// main
module main(
    input clk,
    input rst,
    input btnl,
	 input btnd,
	 input btnr,
	 input btnp,
	 input [3:0] speed,
    output [7:0] led,
	 output [6:0] seg,
	 output [3:0] an
    );
Size: roughly 29 I/O pins, about 8800 sq um of cells after synthesis.
Settings: LEC_CHECK=0, ABC_AREA=1, CAP_MARGIN=20, CELL_PAD_IN_SITES_GLOBAL_PLACEMENT=1, CORE_ASPECT_RATIO=0.55, CORE_MARGIN=7, CORE_UTILIZATION=32, CTS_CLUSTER_DIAMETER=77, GPL_ROUTABILITY_DRIVEN=0, GPL_TIMING_DRIVEN=0, HOLD_SLACK_MARGIN=0.24, SETUP_SLACK_MARGIN=-0.24, SLEW_MARGIN=25, TNS_END_PERCENT=100; clock period 5.89 ns.
run.sh (not shown) runs the stock make flow with config.mk's settings and CLKGATE_MAP_FILE=.
Then changed:
Settings changed: ABC_AREA 1 to not set, CELL_PAD_IN_SITES_GLOBAL_PLACEMENT 1 to not set, CORE_ASPECT_RATIO 0.55 to not set, CORE_MARGIN 7 to 2, CORE_UTILIZATION 32 to 40, CTS_CLUSTER_DIAMETER 77 to not set, GPL_ROUTABILITY_DRIVEN 0 to not set, GPL_TIMING_DRIVEN 0 to not set, HOLD_SLACK_MARGIN 0.24 to not set, SETUP_SLACK_MARGIN -0.24 to not set, SLEW_MARGIN 25 to 20, TNS_END_PERCENT 100 to not set.
Clock period 5.89 ns to 3.49 ns, I/O delays scaled along.
The new run passed the timing, design-rule and antenna checks; non-clock buffer count goes down by 13; worst hold slack gets better by 31 ps; global-route usage rises by 2.3 points; synthesized cell count went down by 20%; combinational power climbs by 19%; first-iteration DRC count goes down by 54%; power rose by 69%.
Then changed:
Settings changed: CELL_PAD_IN_SITES_DETAIL_PLACEMENT set to 1, CORE_ASPECT_RATIO set to 0.51, CORE_MARGIN 2 to 5.
Clock period 3.49 ns to 10.0 ns, I/O delays scaled along.
Cell area falls by 0.72%.
Setup slack improves by 5200 ps.
Count of clock-buffer cells in the layout is lower by 3.
Hold slack gains 8.5 ps.
Wire length rises by 28%.
Utilization goes down by 0.67 points.
Clock power shrinks by 67%.
Via count goes up by about 3.4%.
Then changed:
Settings changed: CELL_PAD_IN_SITES_DETAIL_PLACEMENT 1 to not set, CELL_PAD_IN_SITES_GLOBAL_PLACEMENT set to 2, CORE_ASPECT_RATIO 0.51 to 1.02, CORE_MARGIN 5 to 2, CORE_UTILIZATION 40 to 56, CTS_CLUSTER_DIAMETER set to 386, CTS_CLUSTER_SIZE set to 62, PLACE_DENSITY set to 0.35, SETUP_SLACK_MARGIN set to -0.89.
Outcome:
- The new run did not get past global placement without I/O
- synthesized cell count stays the same
- area after synthesis stays the same
- die area decreases by 34%

---

Setup of run 1:
main again, from the RTL that the note above started with.
Settings: LEC_CHECK=0, ABC_AREA=0, CAP_MARGIN=30, CELL_PAD_IN_SITES_GLOBAL_PLACEMENT=0, CORE_ASPECT_RATIO=1.02, CORE_MARGIN=2, CORE_UTILIZATION=72, CTS_CLUSTER_DIAMETER=45, MAX_ROUTING_LAYER=met4, PLACE_DENSITY_LB_ADDON=0.19, SETUP_SLACK_MARGIN=0.34, SLEW_MARGIN=0; clock period 2.54 ns.
Run 1 completed end to end with timing, DRC and antenna clean.
## Diff of input files: run 2 against run 1
diff --git a/flow/config.mk b/flow/config.mk
--- a/flow/config.mk
+++ b/flow/config.mk
@@ -9,10 +9,12 @@
 export CAP_MARGIN = 30
 export CELL_PAD_IN_SITES_GLOBAL_PLACEMENT = 0
-export CORE_ASPECT_RATIO = 1.02
+export CORE_ASPECT_RATIO = 0.55
 export CORE_MARGIN = 2
-export CORE_UTILIZATION = 72
-export CTS_CLUSTER_DIAMETER = 45
+export CORE_UTILIZATION = 41
+export CTS_CLUSTER_SIZE = 26
+export GPL_TIMING_DRIVEN = 0
+export HOLD_SLACK_MARGIN = 0.22
 export MAX_ROUTING_LAYER = met4
+export MIN_ROUTING_LAYER = met2
 export PLACE_DENSITY_LB_ADDON = 0.19
-export SETUP_SLACK_MARGIN = 0.34
 export SLEW_MARGIN = 0
==> flow/constraint.sdc <==
create_clock -name core_clock -period 5.55 [get_ports {clk}]
set_input_delay 1.1100 -clock core_clock [delete_from_list [all_inputs] [get_ports {clk}]]
set_output_delay 1.1100 -clock core_clock [all_outputs]
set_load 0.01 [all_outputs]
Comparing run 1 and run 2, the lower wire length was measured on run 2.
Comparing run 1 and run 2, the higher fraction of power consumed by the clock network is on run 1.
Measured against each other, run 1 and run 2 differ in worst hold slack, the lower figure coming from run 1.
Diff run 1 -> run 2: overall power consumption now sits lower, met2 capacity usage during global routing decreased by 30 points relative to the old numbers, via count +29%.
Relative to run 2, the following input files were edited for run 3:
diff --git a/flow/config.mk b/flow/config.mk
--- a/flow/config.mk
+++ b/flow/config.mk
@@ -6,9 +6,9 @@
 export NUM_CORES = 4
 export LEC_CHECK = 0
-export ABC_AREA = 0
+export ABC_AREA = 1
 export CAP_MARGIN = 30
 export CELL_PAD_IN_SITES_GLOBAL_PLACEMENT = 0
 export CORE_ASPECT_RATIO = 0.55
-export CORE_MARGIN = 2
+export CORE_MARGIN = 5
 export CORE_UTILIZATION = 41
 export CTS_CLUSTER_SIZE = 26
==> flow/constraint.sdc <==
create_clock -name core_clock -period 2.79 [get_ports {clk}]
set_input_delay 0.5580 -clock core_clock [delete_from_list [all_inputs] [get_ports {clk}]]
set_output_delay 0.5580 -clock core_clock [all_outputs]
set_load 0.01 [all_outputs]
Run 2 reached the final stage; the timing, design-rule and antenna checks on its layout passed. Run 3 did not stop at any stage, and its layout met the timing, design-rule and antenna checks. There was hardly any difference in flip-flop count between run 3 and run 2. Taking run 2 as 1.0, run 3 lands at 1.2 on number of nets in the finished design. Between run 2 and run 3, the cell count went up. Count of clock-buffer cells in the layout went down by a little under 10% going from run 2 to run 3.
Inputs modified between run 3 and run 4:
==> flow/config.mk <==
export PLATFORM = sky130hd
export DESIGN_NAME = main
export DESIGN_NICKNAME = main
export VERILOG_FILES = /design/flow/design.v
export SDC_FILE = /design/flow/constraint.sdc
export NUM_CORES = 4
export LEC_CHECK = 0
export ABC_AREA = 0
export CAP_MARGIN = 30
export CELL_PAD_IN_SITES_GLOBAL_PLACEMENT = 0
export CORE_ASPECT_RATIO = 1.15
export CORE_MARGIN = 2
export CORE_UTILIZATION = 72
export CTS_CLUSTER_DIAMETER = 183
export CTS_CLUSTER_SIZE = 14
export MAX_ROUTING_LAYER = met4
export PLACE_DENSITY_LB_ADDON = 0.19
export SLEW_MARGIN = 40
==> flow/constraint.sdc <==
create_clock -name core_clock -period 2.25 [get_ports {clk}]
set_input_delay 0.4500 -clock core_clock [delete_from_list [all_inputs] [get_ports {clk}]]
set_output_delay 0.4500 -clock core_clock [all_outputs]
set_load 0.01 [all_outputs]
--- outcome ---
Fraction of the mapped netlist area in simple logic gates in run 4 vs run 3: down 4.4 points
Diff run 3 -> run 4 | non-clock buffer count | up by more than a quarter
Status run 4: flow complete, layout not clean - negative setup slack
Of run 4 and run 3, it is run 4 that has the higher clock power.
Number of vias after detailed routing: run 4 better than run 3
### run 4 -> run 5
==> flow/config.mk <==
export PLATFORM = sky130hd
export DESIGN_NAME = main
export DESIGN_NICKNAME = main
export VERILOG_FILES = /design/flow/design.v
export SDC_FILE = /design/flow/constraint.sdc
export NUM_CORES = 4
export LEC_CHECK = 0
export CAP_MARGIN = 20
export CORE_MARGIN = 2
export CORE_UTILIZATION = 72
export SETUP_SLACK_MARGIN = -0.19
export SLEW_MARGIN = 20
==> flow/constraint.sdc <==
create_clock -name core_clock -period 2.34 [get_ports {clk}]
set_input_delay 0.4680 -clock core_clock [delete_from_list [all_inputs] [get_ports {clk}]]
set_output_delay 0.4680 -clock core_clock [all_outputs]
set_load 0.01 [all_outputs]
Notes after the runs:
- Although it ran to completion, run 5 produced a layout that fails the final checks because of negative setup slack.
- [compare] base=run 4 new=run 5: global placer's final weighted congestion went up 6.9%, overall power of the completed layout went up about 7%, fmax held.
- Run comparison: run 4 worst setup path endpoint comparador.cambio[3]; run 5 worst setup path endpoint comparador.cambio[2]
- Share of power burned in the clock network sits higher in run 5 than in run 4.
Power and IR drop assume default switching activity.
